==> branch umber <==
## alu
module alu(
    input clk,
    input rst,
    input [31:0] op_a,         
    input [31:0] op_b,         
    input [2:0] op_code,       
    input mode_fp,             
    input round_mode,          
    input start,               
    output reg [31:0] result,  
    output reg valid_out,      
    output reg [4:0] flags     
);
==> flow/config.mk <==
export PLATFORM = sky130hd
export DESIGN_NAME = alu
export DESIGN_NICKNAME = alu
export VERILOG_FILES = /design/flow/design.v
export SDC_FILE = /design/flow/constraint.sdc
export NUM_CORES = 4
export LEC_CHECK = 0
export ABC_AREA = 1
export CAP_MARGIN = 10
export CORE_MARGIN = 2
export CORE_UTILIZATION = 72
export CTS_CLUSTER_DIAMETER = 132
export CTS_CLUSTER_SIZE = 86
export HOLD_SLACK_MARGIN = 0.29
export PLACE_DENSITY_LB_ADDON = 0.08
export SETUP_SLACK_MARGIN = 2.91
export SLEW_MARGIN = 0
==> flow/constraint.sdc <==
create_clock -name core_clock -period 9.93 [get_ports {clk}]
set_input_delay 1.9860 -clock core_clock [delete_from_list [all_inputs] [get_ports {clk}]]
set_output_delay 1.9860 -clock core_clock [all_outputs]
set_load 0.01 [all_outputs]
run.sh (not shown) runs the stock make flow with config.mk's settings and CLKGATE_MAP_FILE=.
==> branch xenon (differences from branch umber) <==
==> flow/config.mk (replaced) <==
export PLATFORM = sky130hd
export DESIGN_NAME = alu
export DESIGN_NICKNAME = alu
export VERILOG_FILES = /design/flow/design.v
export SDC_FILE = /design/flow/constraint.sdc
export NUM_CORES = 4
export LEC_CHECK = 0
export ABC_AREA = 1
export CAP_MARGIN = 20
export CORE_MARGIN = 2
export CORE_UTILIZATION = 72
export CTS_CLUSTER_SIZE = 97
export SLEW_MARGIN = 20
==> flow/constraint.sdc (replaced) <==
create_clock -name core_clock -period 21.5 [get_ports {clk}]
set_input_delay 4.3000 -clock core_clock [delete_from_list [all_inputs] [get_ports {clk}]]
set_output_delay 4.3000 -clock core_clock [all_outputs]
set_load 0.01 [all_outputs]
==> branch fjord (differences from branch umber) <==
==> flow/config.mk (replaced) <==
export PLATFORM = sky130hd
export DESIGN_NAME = alu
export DESIGN_NICKNAME = alu
export VERILOG_FILES = /design/flow/design.v
export SDC_FILE = /design/flow/constraint.sdc
export NUM_CORES = 4
export LEC_CHECK = 0
export CAP_MARGIN = 20
export CORE_MARGIN = 2
export CORE_UTILIZATION = 35
export SETUP_SLACK_MARGIN = -1.17
export SLEW_MARGIN = 20
==> flow/constraint.sdc (replaced) <==
create_clock -name core_clock -period 14.7 [get_ports {clk}]
set_input_delay 2.9400 -clock core_clock [delete_from_list [all_inputs] [get_ports {clk}]]
set_output_delay 2.9400 -clock core_clock [all_outputs]
set_load 0.01 [all_outputs]
==> summary of the runs <==
Branch umber aborted during 5_1_grt. Branch fjord produced a layout that fails on negative setup slack. Branch xenon produced a clean layout. Clock skew: branch fjord is higher than branch xenon (0.020 ns). Against branch fjord, the register-to-register slack of branch xenon is better by 4.0 ns. Between branch fjord and branch xenon, the lower power is in branch xenon (gap 72%, measured against branch xenon). Between branch fjord and branch xenon, the lower sequential share of layout area is in branch fjord (gap 2.3 points). Clock power: branch xenon is smaller than branch fjord (41%). Cell count: branch xenon is smaller than branch fjord (about 14%).
==> figures <==
                                                             branch umber            branch fjord            branch xenon
Final nets                                                              -                    6936                    6823
Path class of the lowest-slack min-delay path                           -  flip-flop to flip-flop  flip-flop to flip-flop
Chip Footprint                                                63200 sq um            133000 sq um             63200 sq um
Run status                                         stopped before the end         failed layout checks     finished clean
Stage where the flow stopped                                      5_1_grt                       -                       -
Reasons for failing layout checks                                       -    negative setup slack                       -
OpenROAD warning count                                                  -                     101                      99
Detailed-route DRC error count                                          -                       0                       0
Worst hold slack                                                        -                0.439 ns                0.417 ns
Vias per cell                                                           -                    5.56                    6.67
Flop share of the area                                                  -                   0.147                   0.170
Number of antenna diodes                                                -                       7                       2
Detailed router's first-iteration violation count                       -                    4433                    7332
Seq_cells                                                               -                     345                     345
TritonCTS clock tree                                                    -                    done                    done

---

==> inputs of zinc <==
Starting RTL as in the previous note.
export LEC_CHECK = 0
export CAP_MARGIN = 20
export CORE_MARGIN = 2
export CORE_UTILIZATION = 35
export SLEW_MARGIN = 20
create_clock -name core_clock -period 15.2 [get_ports {clk}]
==> tundra (differences from zinc) <==
ABC_AREA = 0   (was default)
CORE_ASPECT_RATIO = 1.13   (was default)
CORE_MARGIN = 3   (was 2)
CORE_UTILIZATION = 70   (was 35)
CTS_CLUSTER_DIAMETER = 356   (was default)
CTS_CLUSTER_SIZE = 45   (was default)
GPL_ROUTABILITY_DRIVEN = 1   (was default)
GPL_TIMING_DRIVEN = 1   (was default)
MAX_ROUTING_LAYER = met4   (was default)
PLACE_DENSITY_LB_ADDON = 0.0   (was default)
SETUP_SLACK_MARGIN = 0.44   (was default)
==> flow/constraint.sdc (replaced) <==
create_clock -name core_clock -period 11.1 [get_ports {clk}]
set_input_delay 2.2200 -clock core_clock [delete_from_list [all_inputs] [get_ports {clk}]]
set_output_delay 2.2200 -clock core_clock [all_outputs]
set_load 0.01 [all_outputs]
==> results <==
tundra stopped in global routing (5_1_grt). zinc finished with timing, DRC and antenna clean.
Of tundra and zinc, zinc has the higher die area (gap about 50%, measured against zinc).
In area after synthesis, zinc and tundra do not differ.
In synthesized cell count, zinc and tundra do not differ.
==> figures <==
| item | tundra | zinc |
|---|---|---|
| Starting Density | 0.715 | 0.353 |
| CTS H-tree depth | 1 | 2 |
| Placed Instances | 6948 | 7505 |
| Core Footprint | 63900 um2 | 129000 um2 |
| Die ar. | 68300 um2 | 133000 um2 |
| Result of the run | did not finish | finished clean |
| Failing step | global routing (5_1_grt) | - |
| Clock buffers created by TritonCTS | 11 | 44 |
| Number of instances resized during post-cts repair | 90 | 3 |
| Instance area at placement | 52900 um2 | 51200 um2 |
| Last weighted congestion value of the routability-driven placer | 1.13 | 1.12 |

---

==> inputs of trial 90 <==
alu again, from the RTL that the note above started with.
Design alu, start of the top module:
module alu(
    input clk,
    input rst,
    input [31:0] op_a,         
    input [31:0] op_b,         
    input [2:0] op_code,       
    input mode_fp,             
    input round_mode,          
    input start,               
    output reg [31:0] result,  
    output reg valid_out,      
    output reg [4:0] flags     
);
    localparam OP_ADD = 3'b000;   
    localparam OP_SUB = 3'b001;   
    localparam OP_MUL = 3'b010;   
    localparam OP_DIV = 3'b011;   
    localparam SP_SIGN_POS = 31;
    localparam SP_EXP_MSB = 30;
    localparam SP_EXP_LSB = 23;
    localparam SP_MANT_MSB = 22;
    localparam SP_MANT_LSB = 0;
    localparam SP_EXP_BIAS = 127;
    localparam SP_EXP_WIDTH = 8;
    localparam SP_MANT_WIDTH = 23;
    localparam HP_SIGN_POS = 15;
    localparam HP_EXP_MSB = 14;
    localparam HP_EXP_LSB = 10;
    localparam HP_MANT_MSB = 9;
    localparam HP_MANT_LSB = 0;
    localparam HP_EXP_BIAS = 15;
    localparam HP_EXP_WIDTH = 5;
    localparam HP_MANT_WIDTH = 10;
    wire sign_a, sign_b, result_sign;
    wire [7:0] exp_a, exp_b;
    wire [22:0] mant_a, mant_b;
    wire [7:0] result_exp;
    wire [22:0] result_mant;
    wire [31:0] encoded_result;
    wire is_nan_a, is_nan_b, is_inf_a, is_inf_b, is_zero_a, is_zero_b;
    wire is_denorm_a, is_denorm_b;
    reg [2:0] state;
    localparam IDLE = 3'b000;
    localparam DECODE = 3'b001;
    localparam COMPUTE = 3'b010;
    localparam NORMALIZE = 3'b011;
    localparam ENCODE = 3'b100;
  ...
==> flow/config.mk <==
export PLATFORM = sky130hd
export DESIGN_NAME = alu
export DESIGN_NICKNAME = alu
export VERILOG_FILES = /design/flow/design.v
export SDC_FILE = /design/flow/constraint.sdc
export NUM_CORES = 4
export LEC_CHECK = 0
export ABC_AREA = 0
export CAP_MARGIN = 20
export CORE_ASPECT_RATIO = 1.13
export CORE_MARGIN = 10
export CORE_UTILIZATION = 54
export CTS_CLUSTER_DIAMETER = 26
export CTS_CLUSTER_SIZE = 43
export GPL_ROUTABILITY_DRIVEN = 1
export GPL_TIMING_DRIVEN = 0
export MAX_ROUTING_LAYER = met5
export MIN_ROUTING_LAYER = met1
export PLACE_DENSITY = 0.93
export SLEW_MARGIN = 0
export TNS_END_PERCENT = 45
==> flow/constraint.sdc <==
create_clock -name core_clock -period 18.2 [get_ports {clk}]
set_input_delay 3.6400 -clock core_clock [delete_from_list [all_inputs] [get_ports {clk}]]
set_output_delay 3.6400 -clock core_clock [all_outputs]
set_load 0.01 [all_outputs]
==> build 32: changes against trial 90 <==
Settings changed: ABC_AREA 0 to unset, CORE_ASPECT_RATIO 1.13 to 1.21, CORE_MARGIN 10 to 4, CORE_UTILIZATION 54 to 35, CTS_CLUSTER_DIAMETER 26 to unset, CTS_CLUSTER_SIZE 43 to unset, GPL_ROUTABILITY_DRIVEN 1 to unset, GPL_TIMING_DRIVEN 0 to unset, MAX_ROUTING_LAYER met5 to unset, PLACE_DENSITY 0.93 to unset, PLACE_DENSITY_LB_ADDON set to 0.27, SLEW_MARGIN 0 to 20, TNS_END_PERCENT 45 to unset.
==> flow/constraint.sdc (replaced) <==
create_clock -name core_clock -period 18.8 [get_ports {clk}]
set_input_delay 3.7600 -clock core_clock [delete_from_list [all_inputs] [get_ports {clk}]]
set_output_delay 3.7600 -clock core_clock [all_outputs]
set_load 0.01 [all_outputs]
==> results <==
metric                                                                            build 32                 trial 90
Outcome                                                            complete, no violations  complete, no violations
Combinational share of power                                                         68.9%                    67.7%
Headroom to the max-slew limit                                                       22.6%                    12.8%
Largest net degree at the start of global routing                                       77                       38
Arrival time of the worst setup path                                              18.12 ns                 18.02 ns
Std cell rows                                                                          145                      113
Count of inserted tapcells                                                            1690                     1092
Sequential power                                                                0.000906 W               0.000932 W
Largest fanout on the critical path                                                     17                       19
Worst R2R End                                                                   result[10]                result[9]
Utilization after layout                                                             39.2%                    61.4%
Count of buffers not belonging to the clock network in the layout                      305                      459
M1 GR Usage                                                                          31.2%                    42.7%
Post-Layout Cell Count                                                                7295                     6913

---

==> garnet <==
alu again, from the RTL that the note above started with.
==> flow/design.v (excerpt) <==
module alu(
    input clk,
    input rst,
    input [31:0] op_a,         
    input [31:0] op_b,         
    input [2:0] op_code,       
    input mode_fp,             
    input round_mode,          
    input start,               
    output reg [31:0] result,  
    output reg valid_out,      
    output reg [4:0] flags     
);
    localparam OP_ADD = 3'b000;   
    localparam OP_SUB = 3'b001;   
    localparam OP_MUL = 3'b010;   
    localparam OP_DIV = 3'b011;   
    localparam SP_SIGN_POS = 31;
    localparam SP_EXP_MSB = 30;
    localparam SP_EXP_LSB = 23;
    localparam SP_MANT_MSB = 22;
    localparam SP_MANT_LSB = 0;
    localparam SP_EXP_BIAS = 127;
    localparam SP_EXP_WIDTH = 8;
    localparam SP_MANT_WIDTH = 23;
    localparam HP_SIGN_POS = 15;
    localparam HP_EXP_MSB = 14;
    localparam HP_EXP_LSB = 10;
    localparam HP_MANT_MSB = 9;
    localparam HP_MANT_LSB = 0;
    localparam HP_EXP_BIAS = 15;
    localparam HP_EXP_WIDTH = 5;
    localparam HP_MANT_WIDTH = 10;
    wire sign_a, sign_b, result_sign;
    wire [7:0] exp_a, exp_b;
    wire [22:0] mant_a, mant_b;
    wire [7:0] result_exp;
    wire [22:0] result_mant;
    wire [31:0] encoded_result;
    wire is_nan_a, is_nan_b, is_inf_a, is_inf_b, is_zero_a, is_zero_b;
    wire is_denorm_a, is_denorm_b;
    reg [2:0] state;
    localparam IDLE = 3'b000;
    localparam DECODE = 3'b001;
    localparam COMPUTE = 3'b010;
    localparam NORMALIZE = 3'b011;
    localparam ENCODE = 3'b100;
    localparam DONE = 3'b101;
    reg [31:0] temp_a, temp_b;
    reg [2:0] current_op;
    reg current_mode;
  ...
export LEC_CHECK = 0
export ABC_AREA = 1
export CAP_MARGIN = 20
export CORE_MARGIN = 2
export CORE_UTILIZATION = 72
export CTS_CLUSTER_DIAMETER = 132
export CTS_CLUSTER_SIZE = 86
export HOLD_SLACK_MARGIN = 0.29
export PLACE_DENSITY_LB_ADDON = 0.08
export SLEW_MARGIN = 20
create_clock -name core_clock -period 8.13 [get_ports {clk}]
==> inputs of raven, as changes to garnet <==
- CORE_ASPECT_RATIO: unset -> 1.13
- CORE_UTILIZATION: 72 -> 58
- CTS_CLUSTER_DIAMETER: 132 -> 32
- CTS_CLUSTER_SIZE: 86 -> 43
- GPL_ROUTABILITY_DRIVEN: unset -> 1
- GPL_TIMING_DRIVEN: unset -> 1
- HOLD_SLACK_MARGIN: 0.29 -> 0.27
- MAX_ROUTING_LAYER: unset -> met4
- PLACE_DENSITY_LB_ADDON: 0.08 -> 0.07
- SETUP_SLACK_MARGIN: unset -> 1.45
==> flow/constraint.sdc (replaced) <==
create_clock -name core_clock -period 8.34 [get_ports {clk}]
set_input_delay 1.6680 -clock core_clock [delete_from_list [all_inputs] [get_ports {clk}]]
set_output_delay 1.6680 -clock core_clock [all_outputs]
set_load 0.01 [all_outputs]
==> inputs of harbor, as changes to garnet <==
- ABC_AREA: 1 -> 0
- CELL_PAD_IN_SITES_GLOBAL_PLACEMENT: unset -> 3
- CORE_ASPECT_RATIO: unset -> 0.55
- CORE_UTILIZATION: 72 -> 23
- CTS_CLUSTER_DIAMETER: 132 -> unset
- CTS_CLUSTER_SIZE: 86 -> 17
- GPL_ROUTABILITY_DRIVEN: unset -> 0
- MIN_ROUTING_LAYER: unset -> met2
- PLACE_DENSITY_LB_ADDON: 0.08 -> 0.24
- SETUP_SLACK_MARGIN: unset -> 2.39
==> flow/constraint.sdc (replaced) <==
create_clock -name core_clock -period 8.41 [get_ports {clk}]
set_input_delay 1.6820 -clock core_clock [delete_from_list [all_inputs] [get_ports {clk}]]
set_output_delay 1.6820 -clock core_clock [all_outputs]
set_load 0.01 [all_outputs]
==> inputs of indigo, as changes to garnet <==
- ABC_AREA: 1 -> unset
- CORE_UTILIZATION: 72 -> 30
- CTS_CLUSTER_DIAMETER: 132 -> unset
- CTS_CLUSTER_SIZE: 86 -> unset
- HOLD_SLACK_MARGIN: 0.29 -> unset
- PLACE_DENSITY_LB_ADDON: 0.08 -> unset
==> flow/constraint.sdc (replaced) <==
create_clock -name core_clock -period 14.7 [get_ports {clk}]
set_input_delay 2.9400 -clock core_clock [delete_from_list [all_inputs] [get_ports {clk}]]
set_output_delay 2.9400 -clock core_clock [all_outputs]
set_load 0.01 [all_outputs]
==> summary.txt <==
Notes on the flow run.

- The cell area after synthesis is 44100 um^2, for reference.
- The flow did not finish.
- The synthesized netlist has a Yosys-reported chip area of between 40000 and 50000 um^2.
- The post-cts resize count is 292, for reference.
- The H-tree depth is 3, for reference.
- The first error in the log reads "[ERROR GRT-0116] Global routing finished with congestion. Check the congestion regions in the DRC Viewer".
- Per the synthesis report, the AND-OR/OR-AND share of the synthesized area is 0.154.
- Of the total synthesized cell area, the portion taken by AND, OR, NAND and NOR gates is 0.209.
- Global route summary, busiest routing layer listed as met2.
- The stage at which the flow ended is global routing (5_1_grt), for reference.
- The pre-CTS setup check shows a worst slack of -3.87 ns.
- The xor-xnor portion of the synthesized cell area is 0.0191, for reference.
(the above is from raven)
==> summary.txt <==
Notes on the flow run.

- The run stopped with a tool error.
- Per the run summary, the flow got no further than global routing (5_1_grt).
- The first error in the log reads "[ERROR GRT-0232] Routing congestion too high. Check the congestion heatmap in the GUI".
- Of the total synthesized cell area, the portion taken by XOR and XNOR cells is 0.0301.
- The post-placement setup slack is -6.86 ns, for reference.
- The area fraction in and, or, nand and nor cells is 0.185, for reference.
- The report lists the number of cells resized after CTS as between 200 and 250.
- In this run, the synthesized area fraction spent on AND-OR/OR-AND gates is recorded as 0.168.
- The mapped netlist covers around 46000 um^2.
- In this run the number of H-tree levels came out at 2.
(the above is from harbor)
==> summary.txt <==
State of the implementation.

- In this run the cell area of the synthesized design comes to approximately 46000 um^2.
- The post-placement setup slack is -0.470 ns, for reference.
- The clock tree synthesis step divided the H-tree into 2 levels.
- Of the total synthesized cell area, the portion taken by XOR and XNOR cells is 0.0301.
- The run finished with no timing, DRC or antenna violations.
- Per the synthesis report, the simple-gate share of the synthesized area is 0.185.
- The post-synth area from yosys stat is around 46000 um^2, for reference.
(the above is from indigo)
==> summary.txt <==
Notes on the flow run.

- The stage at which the flow ended is global routing (5_1_grt), for reference.
- The flow did not finish.
- Before any placement, the netlist area is recorded as 44100 um^2.
- The post-synth area from yosys stat is ~44000 um^2, for reference.
- The floorplan utilization is 0.729, for reference.
- The xor-xnor portion of the synthesized cell area is 0.0191, for reference.
- Per the CTS log, the maximum H-tree level is 1.
- The post-placement setup slack is -4.07 ns, for reference.
- Per the synthesis report, the adder-cell share of the synthesized area is 0.322.
- The tool reported: "[ERROR GRT-0116] Global routing finished with congestion. Check the congestion regions in the DRC Viewer".
- The post-cts resize count is between 200 and 300, for reference.
(the above is from garnet)
No activity file was given, so power comes from the tool's default toggle rates.
